==> design/flow/design.v <==
module ALU #(parameter w = 8) (
    clk, rst, CE, IN_valid, MODE, CMD, OPA, OPB, Cin,
    ERR, RES, OF, COUT, G, L, E);
    input clk;
    input rst;
    input CE;
    input [1:0] IN_valid;
    input MODE;
    input [3:0] CMD;
    input [w-1:0] OPA;
    input [w-1:0] OPB;
    input Cin;
    output reg ERR;
    output reg OF;
    output reg COUT;
    output reg G;
    output reg L;
    output reg E;
    output reg [2*w:0] RES;
reg [1:0] IN_valid_t;
reg [3:0] CMD_t;
reg MODE_t, Cin_t;
reg [w-1:0] OPA_t, OPB_t;
reg ERR_t, OF_t, COUT_t, G_t, L_t, E_t;
reg [2*w:0] RES_t, RES_m;
reg signed [w-1:0] sOPA, sOPB;
reg signed [2*w:0] sRES;
reg [$clog2(w)-1:0] shift_amount;
always @(posedge clk or posedge rst) begin  
    if(rst) begin
        OPA_t <= 0;
        OPB_t <= 0;
        Cin_t <= 0;
        IN_valid_t <= 0;
        MODE_t <= 0;
        CMD_t <= 0; end
     else if(CE) begin
        OPA_t <= OPA;
        OPB_t <= OPB;
        Cin_t <= Cin;
        IN_valid_t <= IN_valid;
        MODE_t <= MODE;
        CMD_t <= CMD; end   
end
always @(*) begin
    ERR_t = 0;    
    sOPA = 0;
    sOPB = 0;
    sRES = 0;
    shift_amount = 0;
    OF_t = 0;
    COUT_t = 0;
    G_t = 0;
    L_t = 0;
    E_t = 0;
    RES_t = 0;
    if(MODE_t) begin
        case(CMD_t)
            4'b0000: begin 
                        if(IN_valid_t == 2'b11) begin
                            RES_t = OPA_t + OPB_t;
                            COUT_t = RES_t[w]; end
                        else ERR_t = 1; end
            4'b0001: begin 
                        if(IN_valid_t == 2'b11) begin
                            RES_t = OPA_t - OPB_t;
                            OF_t = (OPA_t < OPB_t) ? 1 : 0; end
                        else ERR_t = 1; end
            4'b0010: begin 
                        if(IN_valid_t == 2'b11) begin
                            RES_t = OPA_t + OPB_t + Cin_t;
                            COUT_t = RES_t[w]; end
                        else ERR_t = 1; end
            4'b0011: begin 
                        if(IN_valid_t == 2'b11) begin
                            RES_t = OPA_t - OPB_t - Cin_t;
                            OF_t = (OPA_t < (OPB_t + Cin_t)); end
                        else ERR_t = 1; end
            4'b0100: begin 
                        if(IN_valid_t[0] == 1'b1) begin
                            RES_t = OPA_t + 1'b1;
                            COUT_t = RES_t[w]; end
                        else ERR_t = 1; end
            4'b0101: begin 
                        if(IN_valid_t[0] == 1'b1) begin
                            RES_t = OPA_t - 1'b1;
                            OF_t = RES_t[w]; end
                        else ERR_t = 1; end
            4'b0110: begin 
                        if(IN_valid_t[1] == 1'b1) begin
                            RES_t = OPB_t + 1'b1;
                            COUT_t = RES_t[w]; end
                        else ERR_t = 1; end
            4'b0111: begin 
                        if(IN_valid_t[1] == 1'b1) begin
                            RES_t = OPB_t - 1'b1;
                            OF_t = RES_t[w]; end
                        else ERR_t = 1; end
            4'b1000: begin 
                        if(IN_valid_t == 2'b11) begin
                            E_t = (OPA_t == OPB_t) ? 1 : 0;
                            L_t = (OPA_t < OPB_t) ? 1 : 0;
                            G_t = (OPA_t > OPB_t) ? 1 : 0; end
                        else ERR_t = 1; end
            4'b1001: begin 
                        if(IN_valid_t == 2'b11) begin
                            RES_t = (OPA_t + 1) * (OPB_t + 1); end
                        else ERR_t = 1; end
            4'b1010: begin 
                        if(IN_valid_t == 2'b11) begin
                            RES_t = (OPA_t << 1) * OPB_t; end
                        else ERR_t = 1; end
            4'b1011: begin
                        if(IN_valid_t == 2'b11) begin
                            sOPA = $signed(OPA_t);
                            sOPB = $signed(OPB_t);
                            sRES = sOPA + sOPB;
                            RES_t = sRES;
                            OF_t = ((sOPA[w-1] == sOPB[w-1]) && (sRES[w-1] != sOPA[w-1]));
                            E_t = (sOPA == sOPB) ? 1 : 0;
                            L_t = (sOPA < sOPB) ? 1 : 0;
                            G_t = (sOPA > sOPB) ? 1 : 0; end
                        else ERR_t = 1; end
            4'b1100: begin
                        if(IN_valid_t == 2'b11) begin
                            sOPA = $signed(OPA_t);
                            sOPB = $signed(OPB_t);
                            sRES = sOPA - sOPB;
                            RES_t = sRES;
                            OF_t = ((sOPA[w-1] != sOPB[w-1]) && (sRES[w-1] != sOPA[w-1]));
                            E_t = (sOPA == sOPB) ? 1 : 0;
                            L_t = (sOPA < sOPB) ? 1 : 0;
                            G_t = (sOPA > sOPB) ? 1 : 0; end
                        else ERR_t = 1; end
            default: begin
                        RES_t = 0;
                        COUT_t = 1'b0;
                        OF_t = 1'b0;
                        G_t = 1'b0;
                        E_t = 1'b0;
                        L_t = 1'b0;
                        ERR_t = 1'b1; end
             endcase
             end
    else begin 
        case(CMD_t)
          4'b0000: begin
                      if(IN_valid_t == 2'b11) begin
                          RES_t = OPA_t & OPB_t; end
                      else ERR_t = 1; end
          4'b0001: begin
                      if(IN_valid_t == 2'b11) begin
                          RES_t = ~(OPA_t & OPB_t);
                          RES_t[2*w-1 : 8] = 0; end
                      else ERR_t = 1; end
          4'b0010: begin
                      if(IN_valid_t == 2'b11) begin
                          RES_t = OPA_t | OPB_t; end
                      else ERR_t = 1; end
          4'b0011: begin
                      if(IN_valid_t == 2'b11) begin
                          RES_t = ~(OPA_t | OPB_t);
                          RES_t[2*w-1 : 8] = 0; end
                      else ERR_t = 1; end
          4'b0100: begin
                      if(IN_valid_t == 2'b11) begin
                          RES_t = OPA_t ^ OPB_t; end
                      else ERR_t = 1; end
          4'b0101: begin
                      if(IN_valid_t == 2'b11) begin
                          RES_t = ~(OPA_t ^ OPB_t);
                          RES_t[2*w-1 : 8] = 0; end
                      else ERR_t = 1; end
          4'b0110: begin
                      if(IN_valid_t[0] == 1'b1) begin
                          RES_t = ~OPA_t;
                          RES_t[2*w-1 : 8] = 0; end
                      else ERR_t = 1; end
          4'b0111: begin
                      if(IN_valid_t[1] == 1'b1) begin
                          RES_t = ~OPB_t;
                          RES_t[2*w-1 : 8] = 0; end
                      else ERR_t = 1; end
          4'b1000: begin
                      if(IN_valid_t[0] == 1'b1) begin
                          RES_t = OPA_t >> 1; end
                      else ERR_t = 1; end
          4'b1001: begin
                      if(IN_valid_t[0] == 1'b1) begin
                          RES_t = OPA_t << 1; end
                      else ERR_t = 1; end
          4'b1010: begin
                      if(IN_valid_t[1] == 1'b1) begin
                          RES_t = OPB_t >> 1; end
                      else ERR_t = 1; end
          4'b1011: begin
                      if(IN_valid_t[1] == 1'b1) begin
                          RES_t = OPB_t << 1; end
                      else ERR_t = 1; end
          4'b1100: begin 
                      if(IN_valid_t == 2'b11) begin
                          if( |(OPB_t[(w-1) : ($clog2(w)+1)]))
                               ERR_t = 1;
                          else begin
                               shift_amount = OPB_t[$clog2(w)-1:0];
                               RES_t = {1'b0, ((OPA_t << shift_amount) | OPA_t >> (w - shift_amount))}; end end
                      else  ERR_t = 1; end
          4'b1101: begin 
                      if(IN_valid_t == 2'b11) begin
                          if( |(OPB_t[(w-1) : ($clog2(w)+1)]))
                               ERR_t = 1;
                          else begin
                               shift_amount = OPB_t[$clog2(w)-1:0];
                               RES_t = {1'b0, ((OPA_t >> shift_amount) | OPA_t << (w - shift_amount))}; end end
                      else  ERR_t = 1; end
          default: begin
                        RES_t = 0;
                        ERR_t = 1'b1; end
             endcase
             end
end
always @(posedge clk or posedge rst) begin
    if (rst) begin
        RES  <= 0;
        COUT <= 0;
        OF   <= 0;
        G    <= 0;
        L    <= 0;
        E    <= 0;
        ERR  <= 0;
        RES_m <= 0;
    end 
    else if (CE) begin
        if ((CMD_t == 4'b1001 || CMD_t == 4'b1010) && MODE_t == 1) begin
            RES_m <= RES_t;
            RES <= RES_m;
        end
        else
            RES <= RES_t;
            COUT <= COUT_t;
            OF   <= OF_t;
            G    <= G_t;
            L    <= L_t;
            E    <= E_t;
            ERR  <= ERR_t;
  end
end
endmodule
==> design/flow/run.sh <==
#!/bin/bash
# the make line also repeats each setting of config.mk as NAME=value (left out here)
make -C /OpenROAD-flow-scripts/flow DESIGN_CONFIG=/design/flow/config.mk WORK_HOME=/design/flow/orfs CLKGATE_MAP_FILE= finish
==> design/flow/config.mk <==
export PLATFORM = sky130hd
export DESIGN_NAME = ALU
export DESIGN_NICKNAME = ALU
export VERILOG_FILES = /design/flow/design.v
export SDC_FILE = /design/flow/constraint.sdc
export NUM_CORES = 4
export LEC_CHECK = 0
export CAP_MARGIN = 5
export CORE_MARGIN = 2
export CORE_UTILIZATION = 70
export CTS_CLUSTER_SIZE = 37
export PLACE_DENSITY_LB_ADDON = 0.0
export SETUP_SLACK_MARGIN = 1.47
export SLEW_MARGIN = 40
export TNS_END_PERCENT = 5
==> design/flow/constraint.sdc <==
create_clock -name core_clock -period 5.61 [get_ports {clk}]
set_input_delay 1.1220 -clock core_clock [delete_from_list [all_inputs] [get_ports {clk}]]
set_output_delay 1.1220 -clock core_clock [all_outputs]
set_load 0.01 [all_outputs]
==> results of run 1 <==
## what timing repair did
item                       CTS
pin swaps                   38
setup buffers               72
gates resized               47
setup endpoints to repair   26
hold buffers                 0
hold endpoints to repair     0
## layer usage
layer | GRT usage | overflow
met4 | 0.678 | 45
met3 | 0.540 | 0
met1 | 0.735 | 0
met2 | 0.893 | 19
met5 | 0.0889 | 0
## metrics by stage
stage	util	hold slack, ns	total power, mW
after global placement	0.788	0.453	3.44
after floorplan	-	0.440	2.61
after detailed placement	0.789	0.472	3.58
after CTS	0.856	0.485	4.42
==> Changelog: implementation, run 1 <==
### Changed

- Ys flops: 64
- Main logic family after synthesis: adder cells
- Dpl cells: 1776
- Error: [ERROR GRT-0232] Routing congestion too high. Check the congestion heatmap in the GUI.
- Netlist cell types: roughly 82
- Die area: 17800 sq um
- Number of enable flip-flop cells: 0
- Root buf cell: clkbuf_16
- Yosys stat cell total: 1517
- Status: did not finish
- Synth cell count leaders: nor2_1 (169), nand2_1 (150), inv_1 (146)
- Asr flop ratio synth: 1.00
- Fp_density: 0.713
- Gr usage total: 0.711
- Ys flop type: dfrtp_1
- Compound Share, Synth: 0.203
- Synth Area in XOR/XNOR: 0.0631
- Die H: 134 um
- Mux area share: 0.0313
- Port Buffers: between 40 and 50
- # clock sinks: 64
- Syn Std Cell Area: 11700 sq um
- H-Tree Depth: 3
- HPWL after DPL: about 34 mm
- Total CTS buffers: 9
- YS warnings: 1
- DP Area: 13000 sq um
- Post-Synth Adder-Cell Area: 0.272
- Dominant cell area share: 0.148
- Clock buffer depth: 2
- Post-synth top area cell: fa_1
- Yosys Chip Area: 11700 sq um
- Ports: 50
- Synth Seq Share: 0.136
- Core Box Area: 16500 sq um
- Avg Cell Area, Syn: 7.74 sq um
- Failed at: global routing (5_1_grt)
- Die extent in x: 134 um
- Post-synthesis cell count: 1517
- Dpl ws: approximately 0.11 ns
- Gpl congestion: roughly 1.2
- Mapped Nets: 1747
- Top cell type by instance count after synthesis: nor2_1
- Gr ovfl total: 64
- Top cells, area: fa_1 (15%), dfrtp_1 (14%), ha_1 (12%), nor2_1 (5.4%), xnor2_1 (4.9%)
- Rows: 47
- Simple share: 0.214
==> run 2, diff against run 1 <==
- CAP_MARGIN: 5 -> 20
- CORE_ASPECT_RATIO: default -> 1.45
- CORE_UTILIZATION: 70 -> 38
- CTS_CLUSTER_SIZE: 37 -> 64
- GPL_ROUTABILITY_DRIVEN: default -> 1
- GPL_TIMING_DRIVEN: default -> 0
- HOLD_SLACK_MARGIN: default -> 0.07
- MAX_ROUTING_LAYER: default -> met4
- PLACE_DENSITY_LB_ADDON: 0.0 -> default
- SETUP_SLACK_MARGIN: 1.47 -> default
- SLEW_MARGIN: 40 -> 10
- TNS_END_PERCENT: 5 -> 10
- clock period: 5.61 -> 5.06 ns (I/O delays scaled with it)
==> Changelog: implementation, run 2 <==
### Metrics

- Compound Share, Synth: 0.203 (unchanged)
- P_clk: 719 uW
- Gr ovfl total: 0
- Crit path kind: reg -> reg
- Worst hold path type: reg -> reg
- Gpl congestion: 1.03 (-12%)
- Logic gate share of total power: 0.737
- DRT antenna net count: 0
- Nature of the critical path startpoint: flip-flop
- Largest net degree at the start of global routing: 37
- Die H: 216 um (+62%)
- Worst R2R Setup Slack: -0.33 ns
- Netlist cell types: 82 (unchanged)
- DRT iter0 DRCs: 1111
- Avg Cell Area, Syn: 7.74 sq um (unchanged)
- Mapped Nets: 1747 (unchanged)
- Worst path slowest cell: fa_1
- Routed WL per cell: approximately 28 um
- Status: failed layout checks
- H-Tree Depth: 3 (unchanged)
- Slew Limit Headroom: 0.210
- Yosys Chip Area: 11700 sq um (unchanged)
- Minimum clock period: between 5 and 6 ns
- Ys flop type: dfrtp_1
- Ports: 50 (unchanged)
- Root buf cell: clkbuf_16
- Synth Seq Share: 0.136 (unchanged)
- Via density: 6.10
- Clock buffer depth: 2 (unchanged)
- Dpl cells: 1965 (+11%)
- Dominant cell area share: 0.148 (unchanged)
- Fp_density: 0.386 (-0.327)
- Port Buffers: 49 (unchanged)
- Worst path max stage delay: 0.52 ns
- Tool warnings: 49
- Post-synth top area cell: fa_1
- Clock Power Share: 0.140
- Initial antenna violation count: 0
- Final worst slack: -0.335 ns
- Dpl ws: -1.40 ns (-1.51 ns)
- # clock sinks: 64 (unchanged)
- Core Box Area: 30400 sq um (+85%)
- Asr flop ratio synth: 1.00 (unchanged)
- Top pwr grp: combinational cells
- Top cell type by instance count after synthesis: nor2_1
- Reg2reg end: RES_m[16]$_DFFE_PP0P_
- Mux area share: 0.0313 (unchanged)
- TNS Setup: -3.83 ns
- Die extent in x: 150 um (+12%)
- Top cells, area: fa_1 (15%), dfrtp_1 (14%), ha_1 (12%), nor2_1 (5.4%), xnor2_1 (4.9%)
- Slew Limit Fails: 0
- Stages on the worst setup path: 19
- Hold path depth: 2
- Number of enable flip-flop cells: 0 (unchanged)
- NetSw: between 2 and 3 mW
- Total vias in the final route: 12407
- Pwr Total: just over 5 mW
- Pint: 2.59 mW
- Rows: 77 (+64%)
- Crit path DRT: 5.30 ns
- RSZ-0062 raised after global routing: yes
- GRT busiest layer: met2
- Syn Std Cell Area: 11700 sq um (unchanged)
- DP Area: 13100 sq um (+1.1%)
- Synth Area in XOR/XNOR: 0.0631 (unchanged)
- Simple share: 0.214 (unchanged)
- Clk slew on worst S/H paths: 0.06 ns
- Fin area: 14700 sq um
- Die area: 32300 sq um (+81%)
- Layout check faults: setup timing
- Post-Synth Adder-Cell Area: 0.272 (unchanged)
- Buf+Inv Stages, Crit Path: 5
- Number of global-route vias before repair: 12867
- Flop pwr share: 0.123
- YS warnings: 1 (unchanged)
- Cell mode on critical path: fa_1
- Sw Ratio: 0.497
- Layout Skew: 0.00768 ns
- Sequential Power: 635 uW
- Initial DRT Pass Iterations: 6
- Final hold violation count: 0
- HPWL after DPL: 44.7 mm (+32%)
- Synth-to-layout area growth: 24.9%
- Fmax: 185 MHz
- Worst Path Max Fanout: 10
- Post-synthesis cell count: 1517 (unchanged)
- Global-route wire length before repair: 84.7 mm
- Power density cells: 351 nW/um^2
- RR Startpoint: OPB_t[2]$_DFFE_PP0P_
- CP Cell Sequence: buf_8, buf_12, clkbuf_4, buf_6, nand2_1, fa_1, fa_1, inv_1, fa_1, fa_1, ha_1, o21ai_1, o21ai_0, a21o_1, a22o_1, o41a_1, xnor2_1, a211oi_2, o21ai_0
- Fin crit share: 1.07
- Final setup fails: 20
- Final core occ: 0.482
- Gr usage total: 0.370
- Leakage: ~6.4 nW
- Final wirelength: 56.6 mm
- End of the worst hold path: RES_m[3]$_DFFE_PP0P_
- Max Cap Viol: 0
- Cell Count, Final, Fillers Out: between 2000 and 2500
- Latency at later pin: 0.36 ns
- CTS tree: yes
- WHS: 0.480 ns
- Crit. End Element: flip-flop
- Start point of the critical path: OPB_t[2]$_DFFE_PP0P_
- Peak VDD IR: 0.226 mV
- Ant diodes: 0
- Main logic family after synthesis: adder cells
- Kind of cell adding the most delay to the critical path: adder cells
- Synth cell count leaders: nor2_1 (169), nand2_1 (150), inv_1 (146)
- Ys flops: 64 (unchanged)
- R2R depth: 19
- DRC: 0
- Worst-Margin Slew: between 1 and 1.5 ns
- Yosys stat cell total: 1517 (unchanged)
- Grt met2 use: 0.602
- CP arrival: 5.63 ns
- Comb group: 3.79 mW
- Worst Hold Launch: RES_m[3]$_DFFE_PP0P_
- Post-layout nets: around 1900
- Crit path to: RES_m[16]$_DFFE_PP0P_
- Grt met1 use: 0.419
- Total CTS buffers: 9 (unchanged)
- Global Route met3 Usage: 0.0459
==> run 2: what timing repair did <==
| action | in CTS | in global routing |
|---|---|---|
| resized | 157 | 11 |
| hold buffers | 0 | 0 |
| setup buffers | 52 | 3 |
| pin swaps | 43 | 10 |
| setup endpoints to repair | 25 | 24 |
==> run 2: routing by layer <==
| metal | vias to the layer above | part of all wire |
|---|---|---|
| met4 | 0 | 0.090 |
| li1 | 5531 | - |
| met2 | 579 | 0.48 |
| met5 | - | 0 |
| met3 | 216 | 0.057 |
| met1 | 6081 | 0.37 |
==> run 2: area by class of cell <==
cell class	count	area [sq um]
Clock buffer	10	239
Clock inverter	6	91.3
Sequential cell	64	1620
Inverter	158	637
Multi-Input combinational cell	1208	9950
Buffer	85	647
Tap cell	395	494
Fill cell	3088	15800
Timing Repair Buffer	109	986
==> run 3, diff against run 2 <==
- ABC_AREA: default -> 1
- CORE_ASPECT_RATIO: 1.45 -> default
- CORE_UTILIZATION: 38 -> 45
- CTS_CLUSTER_SIZE: 64 -> default
- GPL_ROUTABILITY_DRIVEN: 1 -> default
- GPL_TIMING_DRIVEN: 0 -> default
- HOLD_SLACK_MARGIN: 0.07 -> default
- MAX_ROUTING_LAYER: met4 -> default
- SLEW_MARGIN: 10 -> 20
- TNS_END_PERCENT: 10 -> default
- clock period: 5.06 -> 5.22 ns (I/O delays scaled with it)
==> Changelog: implementation, run 3 <==
### Metrics

- Status: no timing/DRC/antenna violations
- Nature of the critical path startpoint: flip-flop
- Start point of the critical path: OPA_t[2]$_DFFE_PP0P_
- Sw Ratio: 0.516 (+0.0191)
- Ys flop type: dfrtp_1
- Dpl cells: 2300 (+17%)
- Logic gate share of total power: 0.726 (-0.011)
- R2R depth: 27 (+8)
- RSZ-0062 raised after global routing: yes
- Final hold violation count: 0 (unchanged)
- Ports: 50 (unchanged)
- Worst path max stage delay: 0.55 ns (+0.03 ns)
- Sequential Power: 627 uW (-1%)
- Largest net degree at the start of global routing: 61 (+65%)
- Stages on the worst setup path: 27 (+8)
- Crit path kind: reg -> reg
- Die H: 169 um (-21%)
- Die extent in x: 169 um (+13%)
- Reg2reg end: RES_m[14]$_DFFE_PP0P_
- Synth cell count leaders: nand2_1 (499), inv_1 (293), nor2_1 (132)
- Die area: 28700 sq um (-11%)
- Clk slew on worst S/H paths: 0.07 ns (about the same)
- Mapped Nets: 2100 (+20%)
- Top cells, area: nand2_1 (15%), fa_1 (14%), dfrtp_1 (13%), ha_1 (12%), inv_1 (8.9%)
- Minimum clock period: 5.12 ns (-0.272 ns)
- Main logic family after synthesis: simple AND/OR/NAND/NOR gates
- Yosys Chip Area: 12300 sq um (+4.7%)
- P_clk: 719 uW (about the same)
- RR Startpoint: OPA_t[2]$_DFFE_PP0P_
- Fin crit share: 0.981 (-0.0847)
- Ant diodes: 0 (unchanged)
- Flop pwr share: 0.128 (+0.005)
- DRC: 0 (unchanged)
- Worst path slowest cell: fa_1
- Initial DRT Pass Iterations: 6 (unchanged)
- Post-synthesis cell count: 1870 (+23%)
- Core Box Area: 26900 sq um (-12%)
- Pint: 2.37 mW (-8.2%)
- Total vias in the final route: 13443 (+8.4%)
- CTS tree: yes
- Latency at later pin: 0.36 ns (about the same)
- Total CTS buffers: 9 (unchanged)
- CP arrival: 5.37 ns (-0.26 ns)
- Post-Synth Adder-Cell Area: 0.260 (-0.0123)
- Avg Cell Area, Syn: 6.57 sq um (-15%)
- NetSw: 2.53 mW (-0.96%)
- Final setup fails: 0 (-100%)
- Hold path depth: 2 (unchanged)
- Yosys stat cell total: 1870 (+23%)
- Worst R2R Setup Slack: 0.1 ns (+0.43 ns)
- Gr usage total: 0.369 (-0.00103)
- Pwr Total: 4.91 mW (-4.6%)
- Worst Path Max Fanout: 5 (-5)
- Worst Hold Launch: RES_m[0]$_DFFE_PP0P_
- Initial antenna violation count: 0 (unchanged)
- YS warnings: 1 (unchanged)
- Gpl congestion: 0.995 (-3.8%)
- Synth Seq Share: 0.130 (-0.00615)
- Comb group: 3.56 mW (-6.1%)
- H-Tree Depth: 3 (unchanged)
- Tool warnings: 48 (-2.0%)
- Cell Count, Final, Fillers Out: 2331 (+15%)
- Crit. End Element: flip-flop
- Synth Area in XOR/XNOR: 0.0204 (-0.0427)
- # clock sinks: 64 (unchanged)
- Fp_density: 0.457 (+0.0718)
- End of the worst hold path: RES_m[0]$_DFFE_PP0P_
- Crit path DRT: 5.46 ns (+0.16 ns)
- Peak VDD IR: 0.249 mV (+10%)
- Post-layout nets: 2215 (+19%)
- Number of enable flip-flop cells: 0 (unchanged)
- Final wirelength: 52.1 mm (-8.0%)
- Max Cap Viol: 0 (unchanged)
- Root buf cell: clkbuf_16
- Slew Limit Headroom: 0.366 (+0.156)
- Routed WL per cell: 22.3 um (-20%)
- Dominant cell area share: 0.152 (+0.00400)
- Ys flops: 64 (unchanged)
- Gr ovfl total: 0 (unchanged)
- Slew Limit Fails: 0 (unchanged)
- Synth-to-layout area growth: 18.6%
- Global-route wire length before repair: 79.3 mm (-6.4%)
- Power density cells: 336 nW/um^2 (-4.1%)
- Leakage: 7.59 nW (+18%)
- Crit path to: RES_m[14]$_DFFE_PP0P_
- Clock Power Share: 0.147 (+0.007)
- Worst hold path type: reg -> reg
- Asr flop ratio synth: 1.00 (unchanged)
- Via density: 5.77 (-5.4%)
- Netlist cell types: 63 (-23%)
- Worst-Margin Slew: 0.950 ns (-0.226 ns)
- Simple share: 0.312 (+0.0983)
- Number of global-route vias before repair: 13358 (+3.8%)
- Fmax: 195 MHz (+5.3%)
- Rows: 60 (-22%)
- Top cell type by instance count after synthesis: nand2_1
- Port Buffers: 49 (unchanged)
- DRT antenna net count: 0 (unchanged)
- Compound Share, Synth: 0.145 (-0.0581)
- Syn Std Cell Area: 12300 sq um (+4.7%)
- Final core occ: 0.543 (+0.0609)
- Post-synth top area cell: nand2_1
- Buf+Inv Stages, Crit Path: 6 (+1)
- Mux area share: 0 (-0.0313)
- Kind of cell adding the most delay to the critical path: adder cells
- DRT iter0 DRCs: 1496 (+35%)
- Layout Skew: 0.00996 ns (+0.00228 ns)
- Clock buffer depth: 2 (unchanged)
- HPWL after DPL: 41.4 mm (-7.4%)
- Top pwr grp: combinational cells
run 3: area by class of cell:
class | count | area, sq um
multi-input cells | 1405 | 9500
fillers | 2763 | 12300
flip-flops and latches | 64 | 1610
clock buffers | 9 | 225
clock inverters | 7 | 100
repair buffers | 176 | 1480
inverters | 329 | 1250
well taps | 341 | 427
run 3: through the flow:
stage	worst slack (ns)	hold slack, ns	instance area [sq um]	setup TNS [ns]
final	0.0969	0.480	14600	0
after global routing	-0.153	0.500	14600	-0.911
after CTS	-0.00929	0.482	14100	-0.00929
after detailed placement	-0.157	0.466	13700	-0.842
after global placement	-0.144	0.465	13700	-0.602
after floorplan	0.0884	0.449	12300	0
run 3: repair_timing:
| action | CTS | global route |
|---|---|---|
| setup endpoints to repair | 13 | 22 |
| pin swaps | 3 | 63 |
| gates cloned | 0 | 0 |
| hold buffers | 0 | 0 |
| buffers inserted | 8 | 7 |
| resized | 19 | 112 |
run 3: metal layers:
layer	routed length (um)	track usage	share of wire	vias up
met5	0	0	0	-
met4	3190	0.197	0.061	0
met3	4560	0.0721	0.088	147
met2	22600	0.574	0.43	696
met1	21700	0.486	0.42	6354
li1	-	-	-	6246
==> run 4, diff against run 3 <==
- CELL_PAD_IN_SITES_DETAIL_PLACEMENT: default -> 1
- CORE_ASPECT_RATIO: default -> 1.45
- CORE_UTILIZATION: 45 -> 38
- CTS_CLUSTER_SIZE: default -> 24
- GPL_ROUTABILITY_DRIVEN: default -> 1
- GPL_TIMING_DRIVEN: default -> 1
- HOLD_SLACK_MARGIN: default -> 0.3
- MAX_ROUTING_LAYER: default -> met5
- SLEW_MARGIN: 20 -> 10
- TNS_END_PERCENT: default -> 10
- clock period: 5.22 -> 5.06 ns (I/O delays scaled with it)
==> Changelog: implementation, run 4 <==
### Metrics

- Status: failed layout checks
- Layout check faults: setup timing
- Mux area share: 0 (unchanged)
- Largest net degree at the start of global routing: 62 (+1.6%)
- Ys flop type: dfrtp_1
- Die area: 33800 sq um (+18%)
- Yosys Chip Area: 12300 sq um (unchanged)
- Asr flop ratio synth: 1.00 (unchanged)
- Ys flops: 64 (unchanged)
- Global-route wire length before repair: 86.0 mm (+8.4%)
- Routed WL per cell: 24.0 um (+7.3%)
- P_clk: 608 uW (-15%)
- Final hold violation count: 0 (unchanged)
- Kind of cell adding the most delay to the critical path: adder cells
- Tool warnings: 48 (unchanged)
- Top pwr grp: combinational cells
- Latency at later pin: 0.38 ns (+0.02 ns)
- Leakage: 7.68 nW (+1.3%)
- YS warnings: 1 (unchanged)
- DRT antenna net count: 0 (unchanged)
- Worst-Margin Slew: 1.05 ns (+0.0969 ns)
- Worst R2R Setup Slack: -0.02 ns (-0.11 ns)
- Port Buffers: 49 (unchanged)
- RSZ-0062 raised after global routing: yes
- Mapped Nets: 2100 (unchanged)
- Dominant cell area share: 0.152 (unchanged)
- DRC: 0 (unchanged)
- DRT iter0 DRCs: 1125 (-25%)
- Initial antenna violation count: 0 (unchanged)
- Fin crit share: 1.00 (+0.0218)
- Worst Hold Launch: RES_m[4]$_DFFE_PP0P_
- Gr ovfl total: 0 (unchanged)
- Core Box Area: 32000 sq um (+19%)
- Worst hold path type: reg -> reg
- Worst path slowest cell: fa_1
- Post-synthesis cell count: 1870 (unchanged)
- Rows: 79 (+32%)
- Total CTS buffers: 9 (unchanged)
- End of the worst hold path: RES_m[4]$_DFFE_PP0P_
- Ant diodes: 0 (unchanged)
- Crit. End Element: flip-flop
- Crit path kind: reg -> reg
- CP arrival: 5.40 ns (+0.03 ns)
- WHS: 0.490 ns (+0.00938 ns)
- Post-synth top area cell: nand2_1
- Hold path depth: 2 (unchanged)
- Synth Area in XOR/XNOR: 0.0204 (unchanged)
- Stages on the worst setup path: 26 (-3.7%)
- Worst Path Max Fanout: 5 (unchanged)
- Pint: 2.45 mW (+3.3%)
- Number of enable flip-flop cells: 0 (unchanged)
- Simple share: 0.312 (unchanged)
- Clock buffer depth: 2 (unchanged)
- R2R depth: 26 (-3.7%)
- Netlist cell types: 63 (unchanged)
- Ports: 50 (unchanged)
- Peak VDD IR: 0.225 mV (-9.8%)
- Final worst slack: -0.0162 ns (-0.113 ns)
- Fmax: 197 MHz (+0.92%)
- Nature of the critical path startpoint: flip-flop
- Gr usage total: 0.334 (-0.0353)
- Number of global-route vias before repair: 14676 (+9.9%)
- RR Startpoint: OPA_t[0]$_DFFE_PP0P_
- Via density: 5.82 (+0.99%)
- Top cell type by instance count after synthesis: nand2_1
- Syn Std Cell Area: 12300 sq um (unchanged)
- Final wirelength: 57.9 mm (+11%)
- FILL cells: 4210 (+52%)
- Sequential Power: 644 uW (+3%)
- Layout Skew: 0.0170 ns (+0.00699 ns)
- CTS tree: yes
- Clk slew on worst S/H paths: 0.07 ns (about the same)
- Total vias in the final route: 14071 (+4.7%)
- Compound Share, Synth: 0.145 (unchanged)
- Slew Limit Headroom: 0.301 (-0.0646)
- Die extent in x: 153 um (-9.4%)
- Hold_buf cts: 0 (unchanged)
- Synth cell count leaders: nand2_1 (499), inv_1 (293), nor2_1 (132)
- Crit path DRT: 5.38 ns (-0.08 ns)
- Reg2reg end: RES_m[15]$_DFFE_PP0P_
- Post-layout nets: 2236 (+0.95%)
- Crit path to: RES_m[15]$_DFFE_PP0P_
- Minimum clock period: 5.08 ns (-0.0469 ns)
- Synth-to-layout area growth: 20.9%
- H-Tree Depth: 3 (unchanged)
- Die H: 221 um (+30%)
- Final setup fails: 3 (+3)
- Clock Power Share: 0.117 (-0.030)
- Start point of the critical path: OPA_t[0]$_DFFE_PP0P_
- NetSw: 2.73 mW (+7.9%)
- Top cells, area: nand2_1 (15%), fa_1 (14%), dfrtp_1 (13%), ha_1 (12%), inv_1 (8.9%)
- Post-Synth Adder-Cell Area: 0.260 (unchanged)
- Sw Ratio: 0.527 (+0.0108)
- Root buf cell: clkbuf_16
- Cell Count, Final, Fillers Out: 2416 (+3.6%)
- Initial DRT Pass Iterations: 7 (+1)
- Comb group: 3.93 mW (+10%)
- Synth Seq Share: 0.130 (unchanged)
- Buf+Inv Stages, Crit Path: 6 (unchanged)
- HPWL after DPL: 46.6 mm (+12%)
- # clock sinks: 64 (unchanged)
- Fp_density: 0.384 (-0.0736)
- Max Cap Viol: 0 (unchanged)
- Main logic family after synthesis: simple AND/OR/NAND/NOR gates
- Slew Limit Fails: 0 (unchanged)
- Yosys stat cell total: 1870 (unchanged)
- Power density cells: 349 nW/um^2 (+3.7%)
- Gpl congestion: 1.03 (+3.8%)
- Worst path max stage delay: 0.58 ns (+0.03 ns)
- Logic gate share of total power: 0.758 (+0.032)
- Dpl cells: 2387 (+3.8%)
- Flop pwr share: 0.124 (-0.004)
- Avg Cell Area, Syn: 6.57 sq um (unchanged)
run 4: layout make-up:
cell class                 instances  area (sq um)  area share
inverter                         329          1250      0.0843
multi-input combinational       1405          9580       0.645
timing repair buffer             197          1650       0.111
sequential                        64          1610       0.108
tap                              405           507      0.0341
clock buffer                      12           246      0.0166
clock inverter                     4          20.0     0.00135
run 4: stage by stage:
| step | area [sq um] | setup WS [ns] | util | TNS (ns) | power [mW] |
|---|---|---|---|---|---|
| 5_1_grt | 14900 | -0.259 | 0.464 | -3.64 | 5.56 |
| 6_report | 14900 | -0.0162 | 0.464 | -0.0348 | 5.18 |
| 2_1_floorplan | 12300 | 0.00998 | - | 0 | 2.60 |
| 4_1_cts | 14500 | -0.00345 | 0.452 | -0.00345 | 4.80 |
| 3_3_place_gp | 13900 | -0.234 | 0.435 | -2.38 | 3.73 |
| 3_5_place_dp | 13900 | -0.510 | 0.435 | -6.19 | 3.87 |
run 4: repair_timing:
action / in CTS / in global routing
setup buffers: 4 / 9
gates resized: 61 / 103
endpoints found under the hold margin: 0 / 0
setup endpoints to repair: 22 / 22
pin swaps: 24 / 69
run 4: metal layers:
metal  vias to the layer above  track usage  wire length, um
met5                         -            0                0
met4                         0        0.250             5070
met3                       232       0.0413             2970
met2                       606        0.603            29100
met1                      6955        0.358            20800
li1                       6278            -                -
==> run 5, diff against run 4 <==
- ABC_AREA: 1 -> default
- CELL_PAD_IN_SITES_DETAIL_PLACEMENT: 1 -> default
- CORE_ASPECT_RATIO: 1.45 -> default
- CORE_UTILIZATION: 38 -> 40
- CTS_CLUSTER_SIZE: 24 -> default
- GPL_ROUTABILITY_DRIVEN: 1 -> default
- GPL_TIMING_DRIVEN: 1 -> default
- HOLD_SLACK_MARGIN: 0.3 -> default
- MAX_ROUTING_LAYER: met5 -> default
- SLEW_MARGIN: 10 -> 20
- TNS_END_PERCENT: 10 -> default
- clock period: 5.06 -> 8.19 ns (I/O delays scaled with it)
==> Changelog: implementation, run 5 <==
### Metrics

- Peak VDD IR: 0.128 mV (-43%)
- Worst Path Max Fanout: 11 (+6)
- Core Box Area: 28800 sq um (-10%)
- Mux area share: 0.0313 (+0.0313)
- Worst path max stage delay: 0.67 ns (+0.09 ns)
- Number of global-route vias before repair: 11506 (-22%)
- Buf+Inv Stages, Crit Path: 4 (-2)
- Status: no timing/DRC/antenna violations
- Netlist cell types: 82 (+30%)
- Routed WL per cell: 23.9 um (-0.46%)
- Simple share: 0.214 (-0.0983)
- FILL cells: 2904 (-31%)
- End of the worst hold path: RES_m[6]$_DFFE_PP0P_
- Die H: 175 um (-21%)
- Yosys Chip Area: 11700 sq um (-4.5%)
- Pint: 1.29 mW (-48%)
- Kind of cell adding the most delay to the critical path: adder cells
- Worst path slowest cell: dfrtp_1
- CP arrival: 7.05 ns (+1.65 ns)
- Cell mode on critical path: fa_1
- Tool warnings: 46 (-4.2%)
- H-Tree Depth: 3 (unchanged)
- Worst-Margin Slew: 1.19 ns (+0.145 ns)
- Top cells, area: fa_1 (15%), dfrtp_1 (14%), ha_1 (12%), nor2_1 (5.4%), xnor2_1 (4.9%)
- Power density cells: 210 nW/um^2 (-40%)
- Initial DRT Pass Iterations: 7 (unchanged)
- Synth cell count leaders: nor2_1 (169), nand2_1 (150), inv_1 (146)
- Hold_buf cts: 0 (unchanged)
- Ys flops: 64 (unchanged)
- Number of enable flip-flop cells: 0 (unchanged)
- Worst hold path type: reg -> reg
- Post-Synth Adder-Cell Area: 0.272 (+0.0123)
- Slew Limit Fails: 0 (unchanged)
- NetSw: 1.42 mW (-48%)
- Start point of the critical path: OPA_t[1]$_DFFE_PP0P_
- Leakage: 5.79 nW (-25%)
- Post-cts resize count: 0 (-100%)
- Layout Skew: 0.0177 ns (+0.000759 ns)
- P_clk: 399 uW (-34%)
- DRT antenna net count: 0 (unchanged)
- Clk slew on worst S/H paths: 0.06 ns (about the same)
- HPWL after DPL: 35.3 mm (-24%)
- Final wirelength: 45.7 mm (-21%)
- RR Startpoint: OPA_t[1]$_DFFE_PP0P_
- Crit path DRT: 8.44 ns (+3.06 ns)
- Die extent in x: 175 um (+14%)
- YS warnings: 1 (unchanged)
- Postcts setup bufs: 0 (-4)
- Minimum clock period: 6.80 ns (+1.72 ns)
- Synth Area in XOR/XNOR: 0.0631 (+0.0427)
- Gr ovfl total: 0 (unchanged)
- Crit. End Element: flip-flop
- Asr flop ratio synth: 1.00 (unchanged)
- Comb group: 1.91 mW (-51%)
- Port Buffers: 49 (unchanged)
- CTS tree: yes
- Dominant cell area share: 0.148 (-0.00400)
- Flop pwr share: 0.147 (+0.023)
- Synth Seq Share: 0.136 (+0.00615)
- Post-synth top area cell: fa_1
- Reg2reg end: RES[16]$_DFFE_PP0P_
- Total vias in the final route: 11623 (-17%)
- Main logic family after synthesis: adder cells
- Stages on the worst setup path: 19 (-27%)
- Fin area: 12900 sq um (-13%)
- Logic gate share of total power: 0.706 (-0.052)
- Syn Std Cell Area: 11700 sq um (-4.5%)
- Gpl congestion: 1.04 (+0.34%)
- Root buf cell: clkbuf_16
- Final core occ: 0.449 (-0.0149)
- Total CTS buffers: 9 (unchanged)
- Compound Share, Synth: 0.203 (+0.0581)
- Slew Limit Headroom: 0.185 (-0.116)
- Synth-to-layout area growth: 10.1%
- Hold path depth: 2 (unchanged)
- Gr usage total: 0.302 (-0.0323)
- Fp_density: 0.408 (+0.0240)
- TNS Setup: 0 ns (+0.0348 ns)
- Fin crit share: 0.830 (-0.173)
- Top cell type by instance count after synthesis: nor2_1
- CP Cell Sequence: clkinv_1, ha_1, inv_1, nor2_1, fa_1, fa_1, fa_1, inv_1, fa_1, inv_1, ha_1, and3_1, a22o_1, o41ai_1, o21ai_0, and2_1, o21ai_0, a211oi_1, o31ai_1
- Dpl ws: 1.45 ns (+1.96 ns)
- Ant diodes: 0 (unchanged)
- Via density: 6.06 (+4.1%)
- Nature of the critical path startpoint: flip-flop
- DP Area: 12600 sq um (-9.2%)
- DRC: 0 (unchanged)
- Yosys stat cell total: 1517 (-19%)
- Avg Cell Area, Syn: 7.74 sq um (+18%)
- Ports: 50 (unchanged)
- Sequential Power: 398 uW (-38%)
- R2R depth: 19 (-27%)
- Mapped Nets: 1747 (-17%)
- Final hold violation count: 0 (unchanged)
- Crit path to: RES[16]$_DFFE_PP0P_
- Sw Ratio: 0.526 (-0.00126)
- Largest net degree at the start of global routing: 65 (+4.8%)
- Max Cap Viol: 0 (unchanged)
- Final setup fails: 0 (-3)
- Latency at later pin: 0.36 ns (-0.02 ns)
- Worst R2R Setup Slack: 1.39 ns (+1.41 ns)
- Post-layout nets: 1758 (-21%)
- Fmax: 147 MHz (-25%)
- Clock buffer depth: 2 (unchanged)
- Initial antenna violation count: 1 (+1)
- Post-synthesis cell count: 1517 (-19%)
- Global-route wire length before repair: 70.7 mm (-18%)
- WHS: 0.477 ns (-0.0127 ns)
- Rows: 62 (-22%)
- Clock Power Share: 0.147 (+0.030)
- RSZ-0062 raised after global routing: no
- Crit path kind: reg -> reg
- Ys flop type: dfrtp_1
- Final worst slack: 1.39 ns (+1.41 ns)
- DRT iter0 DRCs: 1208 (+7.4%)
- Top pwr grp: combinational cells
- Worst Hold Launch: RES_m[6]$_DFFE_PP0P_
- # clock sinks: 64 (unchanged)
- Die area: 30700 sq um (-9.2%)
==> run 5: metal layers <==
layer,routed length [um],up-vias,global-route usage
met5,13,-,0
met4,2610,2,0.159
met3,3560,116,0.0593
met2,20000,527,0.458
met1,19600,5693,0.406
li1,-,5285,-
==> run 5: metrics by stage <==
step           std cells  power (mW)
2_1_floorplan       1517        1.67
3_3_place_gp        1901        2.27
3_5_place_dp        1901        2.29
4_1_cts             1917        2.70
5_1_grt             1917        2.92
6_report            1917        2.71
==> run 5: final cells by class <==
type                            count  area, sq um  share of cell area
Clock buffer                       12          236              0.0183
Clock inverter                      4         45.0             0.00348
Inverter                          158          593              0.0459
Multi-Input combinational cell   1208         9200               0.712
Sequential cell                    64         1600               0.124
Tap cell                          384          480              0.0372
Timing Repair Buffer               87          771              0.0596
==> run 6, diff against run 5 <==
- CAP_MARGIN: 20 -> 25
- CELL_PAD_IN_SITES_DETAIL_PLACEMENT: default -> 0
- CORE_UTILIZATION: 40 -> 71
- CTS_CLUSTER_DIAMETER: default -> 26
- CTS_CLUSTER_SIZE: default -> 41
- PLACE_DENSITY_LB_ADDON: default -> 0.0
- SETUP_SLACK_MARGIN: default -> 0.7
- clock period: 8.19 -> 5.86 ns (I/O delays scaled with it)
==> Changelog: implementation, run 6 <==
### Changed

- Status: did not finish
- Failed at: global routing (5_1_grt)
- Error: [ERROR GRT-0232] Routing congestion too high. Check the congestion heatmap in the GUI.
- Mapped Nets: 1747 (unchanged)
- Dpl cells: 1756 (-7.6%)
- Gr ovfl total: 43
- Simple share: 0.214 (unchanged)
- Total CTS buffers: 9 (unchanged)
- Rows: 47 (-24%)
- Ys flops: 64 (unchanged)
- Fp_density: 0.718 (+0.310)
- # clock sinks: 64 (unchanged)
- Hold_buf cts: 0 (unchanged)
- Gr usage total: 0.805
- Port Buffers: 49 (unchanged)
- Gpl congestion: 1.15 (+11%)
- Mux area share: 0.0313 (unchanged)
- Synth cell count leaders: nor2_1 (169), nand2_1 (150), inv_1 (146)
- Synth Seq Share: 0.136 (unchanged)
- Ports: 50 (unchanged)
- H-Tree Depth: 3 (unchanged)
- Core Box Area: 16300 sq um (-43%)
- Synth Area in XOR/XNOR: 0.0631 (unchanged)
- Syn Std Cell Area: 11700 sq um (unchanged)
- YS warnings: 1 (unchanged)
- Asr flop ratio synth: 1.00 (unchanged)
- Die area: 17600 sq um (-43%)
- Number of enable flip-flop cells: 0 (unchanged)
- Post-synthesis cell count: 1517 (unchanged)
- Netlist cell types: 82 (unchanged)
- Yosys Chip Area: 11700 sq um (unchanged)
- Ys flop type: dfrtp_1
- Top cells, area: fa_1 (15%), dfrtp_1 (14%), ha_1 (12%), nor2_1 (5.4%), xnor2_1 (4.9%)
- Top cell type by instance count after synthesis: nor2_1
- HPWL after DPL: 34.3 mm (-3.1%)
- Die H: 133 um (-24%)
- Compound Share, Synth: 0.203 (unchanged)
- Dominant cell area share: 0.148 (unchanged)
- Die extent in x: 133 um (-24%)
- Root buf cell: clkbuf_16
- Main logic family after synthesis: adder cells
- Yosys stat cell total: 1517 (unchanged)
- Post-Synth Adder-Cell Area: 0.272 (unchanged)
- Post-synth top area cell: fa_1
- Clock buffer depth: 2 (unchanged)
- Avg Cell Area, Syn: 7.74 sq um (unchanged)
## run 6: metal layers
layer / overflow / global-route usage
met1: 0 / 0.826
met4: 18 / 0.772
met3: 1 / 0.677
met5: 0 / 0.372
met2: 24 / 0.938
## run 6: timing repair
item                                    in CTS
pin swaps                                   37
gates resized                               71
setup buffers                               43
endpoints found under the setup margin      20
cloned                                       2
## run 6: metrics by stage
stage / utilization / instance area, sq um / setup slack [ns]
CTS: 0.852 / 13900 / 0.581
detailed placement: 0.786 / 12800 / 0.214
floorplan: - / 12100 / 0.694
global placement: 0.786 / 12800 / 0.408
==> run 7, diff against run 6 <==
- ABC_AREA: default -> 0
- CAP_MARGIN: 25 -> 20
- CELL_PAD_IN_SITES_GLOBAL_PLACEMENT: default -> 3
- CORE_UTILIZATION: 71 -> 47
- CTS_CLUSTER_DIAMETER: 26 -> default
- CTS_CLUSTER_SIZE: 41 -> default
- MAX_ROUTING_LAYER: default -> met4
- PLACE_DENSITY_LB_ADDON: 0.0 -> default
- SETUP_SLACK_MARGIN: 0.7 -> 2.0
- TNS_END_PERCENT: default -> 10
- clock period: 5.86 -> 8.37 ns (I/O delays scaled with it)
==> Changelog: implementation, run 7 <==
### Changed

- Status: did not finish
- Failed at: global placement without I/O (3_1_place_gp_skip_io)
- Error: [ERROR GPL-0301] Utilization 104.672 % exceeds 100%.
- Post-synth top area cell: fa_1
- Yosys stat cell total: 1517 (unchanged)
- Ys flop type: dfrtp_1
- YS warnings: 1 (unchanged)
- Synth cell count leaders: nor2_1 (169), nand2_1 (150), inv_1 (146)
- Syn Std Cell Area: 11700 sq um (unchanged)
- Ys flops: 64 (unchanged)
- Core Box Area: 24400 sq um (+49%)
- Die area: 26300 sq um (+49%)
- Post-Synth Adder-Cell Area: 0.272 (unchanged)
- Synth Area in XOR/XNOR: 0.0631 (unchanged)
- Mux area share: 0.0313 (unchanged)
- Rows: 57 (+21%)
- Synth Seq Share: 0.136 (unchanged)
- Die extent in x: 162 um (+22%)
- Main logic family after synthesis: adder cells
- Top cells, area: fa_1 (15%), dfrtp_1 (14%), ha_1 (12%), nor2_1 (5.4%), xnor2_1 (4.9%)
- Top cell type by instance count after synthesis: nor2_1
- Post-synthesis cell count: 1517 (unchanged)
- Netlist cell types: 82 (unchanged)
- Mapped Nets: 1747 (unchanged)
- Number of enable flip-flop cells: 0 (unchanged)
- Compound Share, Synth: 0.203 (unchanged)
- Asr flop ratio synth: 1.00 (unchanged)
- Avg Cell Area, Syn: 7.74 sq um (unchanged)
- Fp_density: 0.481 (-0.237)
- Simple share: 0.214 (unchanged)
- Yosys Chip Area: 11700 sq um (unchanged)
- Die H: 162 um (+22%)
- Dominant cell area share: 0.148 (unchanged)
==> run 8, diff against run 7 <==
- ABC_AREA: 0 -> default
- CAP_MARGIN: 20 -> 25
- CELL_PAD_IN_SITES_DETAIL_PLACEMENT: 0 -> 1
- CELL_PAD_IN_SITES_GLOBAL_PLACEMENT: 3 -> default
- CORE_MARGIN: 2 -> 4
- CORE_UTILIZATION: 47 -> 44
- CTS_CLUSTER_DIAMETER: default -> 389
- CTS_CLUSTER_SIZE: default -> 98
- MAX_ROUTING_LAYER: met4 -> default
- PLACE_DENSITY: default -> 0.4
- SETUP_SLACK_MARGIN: 2.0 -> -0.7
- TNS_END_PERCENT: 10 -> 15
- clock period: 8.37 -> 7.44 ns (I/O delays scaled with it)
==> Changelog: implementation, run 8 <==
### Metrics

- YS warnings: 1 (unchanged)
- Final setup fails: 0
- Worst R2R Setup Slack: around 0.88 ns
- Global-route wire length before repair: ~76 mm
- Final hold violation count: 0
- Peak VDD IR: between 0.15 and 0.2 mV
- NetSw: approximately 1.6 mW
- Worst path slowest cell: dfrtp_1
- Fp_density: 0.449 (-0.0321)
- HPWL after DPL: 38.7 mm
- Comb group: 2.19 mW
- Stages on the worst setup path: 20
- Postcts setup bufs: 0
- Start point of the critical path: OPB_t[3]$_DFFE_PP0P_
- Gpl congestion: 1.01
- Netlist cell types: 82 (unchanged)
- Yosys Chip Area: 11700 sq um (unchanged)
- Ports: 50
- Clock buffer depth: 2
- Reg2reg end: RES[16]$_DFFE_PP0P_
- Synth-to-layout area growth: 10.4%
- Ys flop type: dfrtp_1
- Synth Seq Share: 0.136 (unchanged)
- Clk slew on worst S/H paths: approximately 0.060 ns
- Syn Std Cell Area: 11700 sq um (unchanged)
- Post-synth top area cell: fa_1
- # clock sinks: 64
- Slew Limit Fails: 0
- Top cell type by instance count after synthesis: nor2_1
- Top pwr grp: combinational cells
- Routed WL per cell: 26.4 um
- Crit path kind: reg -> reg
- Rows: 59 (+3.5%)
- Gate Area: 9200 sq um
- Post-cts resize count: 0
- Reg area: 1600 sq um
- DRC: 0
- Number of enable flip-flop cells: 0 (unchanged)
- Ys flops: 64 (unchanged)
- Simple share: 0.214 (unchanged)
- Worst Hold Launch: RES_m[10]$_DFFE_PP0P_
- H-Tree Depth: 3
- FILL cells: 3256
- Largest net degree at the start of global routing: 65
- Layout Skew: roughly 0.0086 ns
- Slew Limit Headroom: 0.290
- Final wirelength: 49.5 mm
- Post-Synth Adder-Cell Area: 0.272 (unchanged)
- Fmax: roughly 150 MHz
- Sequential Power: 431 uW
- Number of global-route vias before repair: 12140
- Compound Share, Synth: 0.203 (unchanged)
- End of the worst hold path: RES_m[10]$_DFFE_PP0P_
- Worst hold path type: reg -> reg
- Mapped Nets: 1747 (unchanged)
- Port Buffers: between 40 and 50
- Ant diodes: 0
- CTS tree: yes
- Gr ovfl total: 0
- Main logic family after synthesis: adder cells
- Nature of the critical path startpoint: flip-flop
- Power density cells: 240 nW/um^2
- Die area: 29400 sq um (+12%)
- TNS Setup: 0 ns
- Initial DRT Pass Iterations: 6
- Synth Area in XOR/XNOR: 0.0631 (unchanged)
- Kind of cell adding the most delay to the critical path: adder cells
- Cell mode on critical path: fa_1
- Synth cell count leaders: nor2_1 (169), nand2_1 (150), inv_1 (146)
- DRT iter0 DRCs: 1559
- Tool warnings: 48
- DP Area: 12600 sq um
- Initial antenna violation count: 0
- CP Cell Sequence: nand4_1, nor3_1, xnor2_1, nand2b_1, fa_1, fa_1, inv_1, fa_1, inv_1, fa_1, inv_1, ha_1, and3_1, a22o_1, o41ai_1, o21ai_0, and2_1, o21ai_0, a211oi_1, o31ai_1
- Flop pwr share: 0.139
- Hold path depth: 2
- Crit path DRT: between 7 and 8 ns
- Worst path max stage delay: 0.75 ns
- Crit. End Element: flip-flop
- RR Startpoint: OPB_t[3]$_DFFE_PP0P_
- Total vias in the final route: 12024
- Worst Path Max Fanout: 17
- Post-layout nets: between 1500 and 2000
- Root buf cell: clkbuf_16
- R2R depth: 20
- Yosys stat cell total: 1517 (unchanged)
- Dominant cell area share: 0.148 (unchanged)
- Sw Ratio: 0.527
- CP arrival: 6.82 ns
- RSZ-0062 raised after global routing: no
- Buf+Inv Stages, Crit Path: 3
- Crit path to: RES[16]$_DFFE_PP0P_
- Total CTS buffers: 9
- Latency at later pin: 0.35 ns
- Max Cap Viol: 0
- Status: no timing/DRC/antenna violations
- Die H: 171 um (+5.7%)
- Avg Cell Area, Syn: 7.74 sq um (unchanged)
- Post-synthesis cell count: 1517 (unchanged)
- Dpl cells: 1859
- P_clk: 492 uW
- Clock Power Share: 0.158
- Die extent in x: 171 um (+5.7%)
- Worst-Margin Slew: between 1 and 1.5 ns
- Pint: 1.47 mW
- Cell Count, Final, Fillers Out: approximately 1900
- Logic gate share of total power: 0.703
- Leakage: 5.85 nW
- Asr flop ratio synth: 1.00 (unchanged)
- Core Box Area: 26100 sq um (+7.1%)
- Via density: 6.41
- Minimum clock period: about 6.6 ns
- DRT antenna net count: 0
- Hold_buf cts: 0
- Mux area share: 0.0313 (unchanged)
- Fin crit share: 0.882
- Fin area: 13000 sq um
- Top cells, area: fa_1 (15%), dfrtp_1 (14%), ha_1 (12%), nor2_1 (5.4%), xnor2_1 (4.9%)
- Gr usage total: 0.340
-- run 8: final cells by class --
| type | instances | area share |
|---|---|---|
| Clock buffer | 10 | 0.0184 |
| Tap cell | 335 | 0.0323 |
| Multi-Input combinational cell | 1208 | 0.710 |
| Sequential cell | 64 | 0.124 |
| Timing Repair Buffer | 94 | 0.0631 |
| Clock inverter | 6 | 0.00705 |
| Inverter | 158 | 0.0458 |
-- run 8: per-stage QoR --
step                      hold WS (ns)  utilization  total power, mW  setup slack [ns]
after floorplan                  0.440            -             1.84              1.06
after global placement           0.455        0.483             2.54              1.18
after detailed placement         0.462        0.483             2.59             0.963
after CTS                        0.476        0.496             3.10             0.933
after global routing             0.496        0.496             3.36             0.451
final                            0.471        0.496             3.11             0.876
-- run 8: layer usage --
| metal | up-vias | track usage | share of wire |
|---|---|---|---|
| li1 | 5305 | - | - |
| met1 | 6020 | 0.477 | 0.43 |
| met2 | 593 | 0.529 | 0.44 |
| met3 | 106 | 0.0671 | 0.093 |
| met4 | 0 | 0.110 | 0.039 |
| met5 | - | 0 | 0 |
==> run 9, diff against run 8 <==
- CAP_MARGIN: 25 -> 20
- CELL_PAD_IN_SITES_DETAIL_PLACEMENT: 1 -> default
- CORE_MARGIN: 4 -> 2
- CORE_UTILIZATION: 44 -> 65
- CTS_CLUSTER_DIAMETER: 389 -> default
- CTS_CLUSTER_SIZE: 98 -> default
- PLACE_DENSITY: 0.4 -> default
- SETUP_SLACK_MARGIN: -0.7 -> default
- TNS_END_PERCENT: 15 -> 20
- clock period: 7.44 -> 4.88 ns (I/O delays scaled with it)
==> Changelog: implementation, run 9 <==
### Metrics

- Status: failed layout checks
- Layout check faults: setup timing
- Worst hold path type: reg -> reg
- Kind of cell adding the most delay to the critical path: adder cells
- Logic gate share of total power: 0.777 (+0.074)
- Start point of the critical path: OPA_t[4]$_DFFE_PP0P_
- Final hold violation count: 0 (unchanged)
- Crit path kind: reg -> reg
- Clock Power Share: 0.115 (-0.043)
- Sw Ratio: 0.513 (-0.0133)
- Gr usage total: 0.508 (+0.168)
- Max Cap Viol: 0 (unchanged)
- Reg2reg end: RES_m[15]$_DFFE_PP0P_
- End of the worst hold path: RES_m[3]$_DFFE_PP0P_
- Mux area share: 0.0313 (unchanged)
- Minimum clock period: 5.43 ns (-1.14 ns)
- Comb group: 4.80 mW (+120%)
- WHS: 0.482 ns (+0.0107 ns)
- Mapped Nets: 1747 (unchanged)
- Worst path slowest cell: fa_1
- CP arrival: 5.68 ns (-1.14 ns)
- Synth Area in XOR/XNOR: 0.0631 (unchanged)
- Worst path max stage delay: 0.62 ns (-0.13 ns)
- Post-synth top area cell: fa_1
- Sequential Power: 670 uW (+55%)
- Cell mode on critical path: fa_1
- Synth cell count leaders: nor2_1 (169), nand2_1 (150), inv_1 (146)
- Nature of the critical path startpoint: flip-flop
- Gpl congestion: 1.08 (+7.1%)
- Crit. End Element: flip-flop
- CP Cell Sequence: buf_4, buf_12, buf_6, xnor2_4, buf_6, buf_4, nor2_2, fa_1, fa_1, fa_1, inv_1, fa_1, inv_1, ha_1, buf_4, nand3_1, nand4b_1, o31ai_2, xnor2_1, a22oi_2, o21ai_1
- Syn Std Cell Area: 11700 sq um (unchanged)
- Final wirelength: 53.3 mm (+7.6%)
- Ports: 50 (unchanged)
- Fmax: 184 MHz (+21%)
- DRC: 0 (unchanged)
- Power density cells: 418 nW/um^2 (+74%)
- Yosys Chip Area: 11700 sq um (unchanged)
- Fin crit share: 1.11 (+0.229)
- Root buf cell: clkbuf_16
- Clock buffer depth: 2 (unchanged)
- Rows: 49 (-17%)
- RR Startpoint: OPA_t[4]$_DFFE_PP0P_
- R2R depth: 21 (+5.0%)
- # clock sinks: 64 (unchanged)
- Worst R2R Setup Slack: -0.55 ns (-1.42 ns)
- DRT iter0 DRCs: 2202 (+41%)
- Ant diodes: 0 (unchanged)
- Crit path DRT: 5.13 ns (-2.56 ns)
- Clk slew on worst S/H paths: 0.08 ns (+0.02 ns)
- Simple share: 0.214 (unchanged)
- RSZ-0062 raised after global routing: yes
- Fp_density: 0.658 (+0.209)
- Port Buffers: 49 (unchanged)
- Total CTS buffers: 9 (unchanged)
- Layout Skew: 0.0218 ns (+0.0132 ns)
- Peak VDD IR: 0.844 mV (+390%)
- Final worst slack: -0.545 ns (-1.42 ns)
- Leakage: 6.77 nW (+16%)
- Top cells, area: fa_1 (15%), dfrtp_1 (14%), ha_1 (12%), nor2_1 (5.4%), xnor2_1 (4.9%)
- Buf+Inv Stages, Crit Path: 8 (+5)
- Ys flop type: dfrtp_1
- Pint: 3.01 mW (+100%)
- CTS tree: yes
- Pwr Total: 6.18 mW (+99%)
- Gr ovfl total: 0 (unchanged)
- Worst Hold Launch: RES_m[3]$_DFFE_PP0P_
- Ys flops: 64 (unchanged)
- Die extent in x: 138 um (-19%)
- Top cell type by instance count after synthesis: nor2_1
- Worst Path Max Fanout: 8 (-9)
- Main logic family after synthesis: adder cells
- Yosys stat cell total: 1517 (unchanged)
- FILL cells: 1031 (-68%)
- H-Tree Depth: 3 (unchanged)
- Dominant cell area share: 0.148 (unchanged)
- Core Box Area: 17800 sq um (-32%)
- Avg Cell Area, Syn: 7.74 sq um (unchanged)
- Largest net degree at the start of global routing: 57 (-12%)
- Netlist cell types: 82 (unchanged)
- Initial antenna violation count: 1 (+1)
- NetSw: 3.17 mW (+94%)
- Latency at later pin: 0.37 ns (+0.02 ns)
- Stages on the worst setup path: 21 (+5.0%)
- Hold path depth: 2 (unchanged)
- Synth Seq Share: 0.136 (unchanged)
- Synth-to-layout area growth: 26.0%
- Total vias in the final route: 13985 (+16%)
- Via density: 7.24 (+13%)
- Slew Limit Headroom: 0.211 (-0.0789)
- Die H: 138 um (-19%)
- Number of enable flip-flop cells: 0 (unchanged)
- Die area: 19200 sq um (-35%)
- Final setup fails: 22 (+22)
- Reg area: 1610 sq um (+0.47%)
- Post-layout nets: 1928 (+9.2%)
- Top pwr grp: combinational cells
- DRT antenna net count: 0 (unchanged)
- P_clk: 709 uW (+44%)
- Tool warnings: 51 (+6.3%)
- Slew Limit Fails: 0 (unchanged)
- Worst-Margin Slew: 1.17 ns (+0.120 ns)
- Initial DRT Pass Iterations: 10 (+4)
- Post-Synth Adder-Cell Area: 0.272 (unchanged)
- Routed WL per cell: 27.6 um (+4.4%)
- Flop pwr share: 0.108 (-0.031)
- Compound Share, Synth: 0.203 (unchanged)
- Global-route wire length before repair: 75.6 mm (about the same)
- Crit path to: RES_m[15]$_DFFE_PP0P_
- Asr flop ratio synth: 1.00 (unchanged)
- Gate Area: 9860 sq um (+7.2%)
- HPWL after DPL: 37.4 mm (-3.2%)
- YS warnings: 1 (unchanged)
- Number of global-route vias before repair: 13426 (+11%)
- Post-synthesis cell count: 1517 (unchanged)
run 9: stage by stage:
step	util	std cells	setup TNS (ns)	worst slack, ns	area, sq um
5_1_grt	0.829	1932	-10.00	-0.607	14800
6_report	0.829	1932	-7.55	-0.545	14800
3_5_place_dp	0.778	1899	-6.88	-0.452	13900
2_1_floorplan	-	1517	-1.94	-0.286	12100
3_3_place_gp	0.778	1899	-3.70	-0.283	13900
4_1_cts	0.807	1922	-3.99	-0.331	14400
run 9: what timing repair did:
| action | in CTS | in global routing |
|---|---|---|
| resized | 43 | 76 |
| hold buffers | 0 | 0 |
| hold endpoints to repair | 0 | 0 |
| setup endpoints to repair | 22 | 24 |
| pin swaps | 23 | 49 |
| buffers inserted | 7 | 10 |
run 9: metal layers:
| layer | track usage | up-vias | part of all wire |
|---|---|---|---|
| met3 | 0.177 | 519 | 0.16 |
| met5 | 0 | - | 0 |
| met1 | 0.618 | 6450 | 0.32 |
| li1 | - | 5636 | - |
| met2 | 0.755 | 1380 | 0.40 |
| met4 | 0.356 | 0 | 0.11 |
run 9: area by class of cell:
class                   count  share of cell area
well taps                 229              0.0194
multi-input cells        1208               0.667
clock inverters             7             0.00482
flip-flops and latches     64               0.109
clock buffers               9              0.0152
inverters                 158              0.0414
repair buffers            257               0.144
==> run 10, diff against run 9 <==
- CAP_MARGIN: 20 -> 25
- CELL_PAD_IN_SITES_DETAIL_PLACEMENT: default -> 2
- CELL_PAD_IN_SITES_GLOBAL_PLACEMENT: default -> 0
- CORE_ASPECT_RATIO: default -> 0.73
- CORE_UTILIZATION: 65 -> 42
- CTS_CLUSTER_DIAMETER: default -> 158
- CTS_CLUSTER_SIZE: default -> 22
- GPL_TIMING_DRIVEN: default -> 1
- HOLD_SLACK_MARGIN: default -> 0.14
- MIN_ROUTING_LAYER: default -> met2
- SETUP_SLACK_MARGIN: default -> 2.1
- SLEW_MARGIN: 20 -> 10
- TNS_END_PERCENT: 20 -> default
- clock period: 4.88 -> 7.2 ns (I/O delays scaled with it)
==> Changelog: implementation, run 10 <==
### Changed

- Mapped Nets: 1747 (unchanged)
- Root buf cell: clkbuf_16
- Compound Share, Synth: 0.203 (unchanged)
- Ys flops: 64 (unchanged)
- Gr usage total: 0.982
- Simple share: 0.214 (unchanged)
- Post-Synth Adder-Cell Area: 0.272 (unchanged)
- Top cells, area: fa_1 (15%), dfrtp_1 (14%), ha_1 (12%), nor2_1 (5.4%), xnor2_1 (4.9%)
- Ys flop type: dfrtp_1
- Top cell type by instance count after synthesis: nor2_1
- Netlist cell types: 82 (unchanged)
- Yosys Chip Area: 11700 sq um (unchanged)
- YS warnings: 1 (unchanged)
- Failed at: global routing (5_1_grt)
- HPWL after DPL: 51.3 mm (+37%)
- Post-synthesis cell count: 1517 (unchanged)
- Yosys stat cell total: 1517 (unchanged)
- Error: [ERROR GRT-0116] Global routing finished with congestion. Check the congestion regions in the DRC Viewer.
- Core Box Area: 27600 sq um (+55%)
- Port Buffers: 49 (unchanged)
- Status: did not finish
- Number of enable flip-flop cells: 0 (unchanged)
- # clock sinks: 64 (unchanged)
- Syn Std Cell Area: 11700 sq um (unchanged)
- Synth Area in XOR/XNOR: 0.0631 (unchanged)
- Synth Seq Share: 0.136 (unchanged)
- Clock buffer depth: 2 (unchanged)
- Hold_buf cts: 0 (unchanged)
- Die extent in x: 200 um (+44%)
- Post-synth top area cell: fa_1
- Gpl congestion: 1.09 (+1.4%)
- Synth cell count leaders: nor2_1 (169), nand2_1 (150), inv_1 (146)
- Die H: 147 um (+6.1%)
- Dominant cell area share: 0.148 (unchanged)
- Total CTS buffers: 9 (unchanged)
- Dpl cells: 1896 (-0.16%)
- Main logic family after synthesis: adder cells
- Fp_density: 0.426 (-0.232)
- Avg Cell Area, Syn: 7.74 sq um (unchanged)
- Gr ovfl total: 1059
- H-Tree Depth: 3 (unchanged)
- Mux area share: 0.0313 (unchanged)
- Asr flop ratio synth: 1.00 (unchanged)
- Die area: 29300 sq um (+53%)
- Rows: 52 (+6.1%)
- Ports: 50 (unchanged)
-- run 10: timing repair --
item,in CTS
setup buffers,81
gates resized,170
pin swaps,52
gates cloned,2
endpoints found under the setup margin,26
endpoints found under the hold margin,0
-- run 10: per-stage QoR --
stage	cell area (sq um)	util	setup WS, ns	total power, mW
4_1_cts	14600	0.530	1.70	3.87
3_5_place_dp	12900	0.467	0.803	3.01
3_3_place_gp	12900	0.467	1.08	2.78
2_1_floorplan	12100	-	2.03	2.03
-- run 10: metal layers --
layer | GRT usage | GRT overflow
met1 | - | -
met2 | 0.947 | 164
met3 | 1.12 | 696
met4 | 0.840 | 117
met5 | 0.948 | 82
Power figures rest on the tool's default switching activity, not on a simulated workload.
